Setup of red:
## bitcruncher_dp
module bitcruncher_dp(
    input         clk,
    input         rst_n,
    input  [21:0] ctrl,             
    input  [15:0] MBR_in_memory,
    output [7:0]  MAR_out_memory,
    output [15:0] MBR_out_memory,
    output [7:0]  IR_out,
    output [3:0]  ALUflags
    );
clock: 21.8 ns
lec_check: 0
cap_margin: 10
core_margin: 2
core_utilization: 68
cts_cluster_size: 33
gpl_routability_driven: 1
setup_slack_margin: 2.29
slew_margin: 20
tns_end_percent: 75
run.sh (not shown) runs the stock make flow with config.mk's settings and CLKGATE_MAP_FILE=.
global routing (5_1_grt): red exited with error
### red -> blue
- MAX_ROUTING_LAYER newly set to met4
- CTS_CLUSTER_SIZE changed from 33 to 39
- CORE_UTILIZATION changed from 68 to 66
- SETUP_SLACK_MARGIN changed from 2.29 to 3.35
- the clock period (ns, I/O delays scaled along) changed from 21.8 to 23.7
Results
- red and blue: no clean run
- blue did not finish: a tool error stopped it during global routing (5_1_grt).
- red terminated abnormally: global routing (5_1_grt) reported GRT-0232.
- Re post-synthesis cell type count: no difference whatsoever between blue and red.
- NOTE width of the chip red->blue increased slightly
- Compared with red, in blue vertical die dimension picked up an extra 2.8 µm; post-synthesis cell count from yosys neither gained nor lost much; average footprint of a synthesized cell stayed essentially flat.
- Diff red and blue: pre-CTS setup slack higher in blue
- blue against red; number of cells after detailed placement is down slightly.
- Compare red and blue | count of buffers added by post-CTS timing repair for setup lower: red
The following lists how green was set up differently from blue:
- CORE_UTILIZATION now 72, was 66
- PLACE_DENSITY now 0.64, previously not set
- SETUP_SLACK_MARGIN now 2.29, was 3.35
- CAP_MARGIN now 40, was 10
- CTS_CLUSTER_DIAMETER now 29, previously not set
- the clock period (ns, I/O delays scaled along) now 27.1, was 23.7
[compare] base=blue new=green: area of placed instances fell about 7%; die extent in y fell 7.9 µm; detailed placement HPWL fell 5.5%; row count fell 3. green: it failed with a tool error in global routing (5_1_grt), so there are no final results. For the pre-CTS setup slack, green came in 2440 ps higher than blue did. blue has lower routability congestion estimate from global placement than green. Re compound-gate portion of the synthesized area: no difference whatsoever between blue and green. As far as clock sink total goes, green and blue are indistinguishable; the numbers are identical. Compared with blue, green shows placeable core area lower by about 8%.
Input-level comparison between orange and green:
- setting PLACE_DENSITY_LB_ADDON to 0.07 for the first time
- changing CORE_UTILIZATION from 72 to 32
- removing PLACE_DENSITY (formerly 0.64)
- changing CORE_MARGIN from 2 to 5
- changing CTS_CLUSTER_DIAMETER from 29 to 188
==> results <==
- orange finished end to end and its layout was clean on timing, DRC and antenna.
- In orange relative to green, weighted congestion reported at the end of routability-driven placement had gone down by more than 10%.
- The post-CTS setup buffer count of orange is lower than that of green.
- Going from green to orange, die height has increased, summed standard-cell area reported by yosys has remained practically unchanged, core area has increased, number of buffers added to fix hold violations after cts has remained practically unchanged, cell total after placement has increased.
- HPWL after detailed placement: orange worse than green
- Fraction of the mapped netlist area in simple logic gates came out exactly the same in orange and green.
- Setup slack at placement was higher in green than in orange.
- orange vs. green: die size went up by 0.044 mm².


Starting RTL as in the previous note.
## bitcruncher_dp
module bitcruncher_dp(
    input         clk,
    input         rst_n,
    input  [21:0] ctrl,             
    input  [15:0] MBR_in_memory,
    output [7:0]  MAR_out_memory,
    output [15:0] MBR_out_memory,
    output [7:0]  IR_out,
    output [3:0]  ALUflags
    );
clock: 27.1 ns
lec_check: 0
abc_area: 1
cap_margin: 0
core_aspect_ratio: 0.5
core_margin: 2
core_utilization: 21
cts_cluster_diameter: 101
cts_cluster_size: 82
gpl_routability_driven: 1
place_density: 0.79
setup_slack_margin: -1.09
slew_margin: 5
tns_end_percent: 75
Then changed:
- ABC_AREA: 1 -> unset
- CAP_MARGIN: 0 -> 20
- CORE_ASPECT_RATIO: 0.5 -> unset
- CORE_UTILIZATION: 21 -> 40
- CTS_CLUSTER_DIAMETER: 101 -> unset
- CTS_CLUSTER_SIZE: 82 -> unset
- GPL_ROUTABILITY_DRIVEN: 1 -> unset
- PLACE_DENSITY: 0.79 -> unset
- SETUP_SLACK_MARGIN: -1.09 -> unset
- SLEW_MARGIN: 5 -> 20
- TNS_END_PERCENT: 75 -> unset
- clock period: 27.1 -> 40.0 ns (I/O delays scaled with it)
Wire length goes up by 9.3%.
Via count goes down by 6.7%.
Hold slack is worse by 0.0095 ns.
Count of clock-buffer cells in the layout goes up by 1.
Non-clock buffer count goes down by 41.
Clock skew goes up by 0.016 ns.
Die area goes down by 49%.
Design area goes down by 8.0%.


Starting RTL as in the previous note.
make LEC_CHECK=0 CAP_MARGIN=20 CORE_ASPECT_RATIO=0.5 CORE_MARGIN=2 CORE_UTILIZATION=72 CTS_CLUSTER_DIAMETER=366 CTS_CLUSTER_SIZE=100 SETUP_SLACK_MARGIN=-1.81 SLEW_MARGIN=20 finish   # period 20.4 ns
The starting point stopped in global routing (GRT-0232).
Then changed:
--- a/flow/config.mk
+++ b/flow/config.mk
@@ -7,0 +8 @@
+export ABC_AREA = 1
@@ -9 +9,0 @@
-export CORE_ASPECT_RATIO = 0.5
@@ -12,3 +12 @@
-export CTS_CLUSTER_DIAMETER = 366
-export CTS_CLUSTER_SIZE = 100
-export SETUP_SLACK_MARGIN = -1.81
+export PLACE_DENSITY_LB_ADDON = 0.01
@@ -15,0 +14 @@
+export TNS_END_PERCENT = 5
==> flow/constraint.sdc (replaced) <==
create_clock -name core_clock -period 27.0 [get_ports {clk}]
set_input_delay 5.4000 -clock core_clock [delete_from_list [all_inputs] [get_ports {clk}]]
set_output_delay 5.4000 -clock core_clock [all_outputs]
set_load 0.01 [all_outputs]
This time the run completed with no timing, DRC or antenna violations.
Synthesized area goes up by about 4.3%.
Die area goes up by about 4%.
Synthesized cell count goes up by 18%.
Then changed:
--- a/flow/config.mk
+++ b/flow/config.mk
@@ -9,0 +10 @@
+export CORE_ASPECT_RATIO = 1.38
==> flow/constraint.sdc (replaced) <==
create_clock -name core_clock -period 22.4 [get_ports {clk}]
set_input_delay 4.4800 -clock core_clock [delete_from_list [all_inputs] [get_ports {clk}]]
set_output_delay 4.4800 -clock core_clock [all_outputs]
set_load 0.01 [all_outputs]
This time the run did not get past global routing, error GRT-0232.
Area after synthesis stays the same.
Synthesized cell count does not change.
Die size stays flat.
Then changed:
--- a/flow/config.mk
+++ b/flow/config.mk
@@ -8 +7,0 @@
-export ABC_AREA = 1
@@ -10 +8,0 @@
-export CORE_ASPECT_RATIO = 1.38
@@ -12,2 +10 @@
-export CORE_UTILIZATION = 72
-export PLACE_DENSITY_LB_ADDON = 0.01
+export CORE_UTILIZATION = 20
@@ -15 +11,0 @@
-export TNS_END_PERCENT = 5
==> flow/constraint.sdc (replaced) <==
create_clock -name core_clock -period 49.5 [get_ports {clk}]
set_input_delay 9.9000 -clock core_clock [delete_from_list [all_inputs] [get_ports {clk}]]
set_output_delay 9.9000 -clock core_clock [all_outputs]
set_load 0.01 [all_outputs]
Now the flow finished clean.
Die size grows to 3.4 times its value.
Synthesized area shrinks by a few percent.
Synthesized cell count shrinks by about a fifth.
Then changed:
--- a/flow/config.mk
+++ b/flow/config.mk
@@ -10 +10 @@
-export CORE_UTILIZATION = 20
+export CORE_UTILIZATION = 58
==> flow/constraint.sdc (replaced) <==
create_clock -name core_clock -period 35.5 [get_ports {clk}]
set_input_delay 7.1000 -clock core_clock [delete_from_list [all_inputs] [get_ports {clk}]]
set_output_delay 7.1000 -clock core_clock [all_outputs]
set_load 0.01 [all_outputs]
The new run produced a clean layout. Fmax rose by 2.1%. Die size drops by 65%. Area after synthesis is unchanged. Core utilization rises by 40 points. Synthesized cell count does not change.
Then changed:
--- a/flow/config.mk
+++ b/flow/config.mk
@@ -10 +10,3 @@
-export CORE_UTILIZATION = 58
+export CORE_UTILIZATION = 72
+export CTS_CLUSTER_SIZE = 49
+export PLACE_DENSITY = 0.36
==> flow/constraint.sdc (replaced) <==
create_clock -name core_clock -period 17.8 [get_ports {clk}]
set_input_delay 3.5600 -clock core_clock [delete_from_list [all_inputs] [get_ports {clk}]]
set_output_delay 3.5600 -clock core_clock [all_outputs]
set_load 0.01 [all_outputs]
Now the flow died in global routing. Area after synthesis stays the same. Die size fell by about 20%. Synthesized cell count is unchanged.
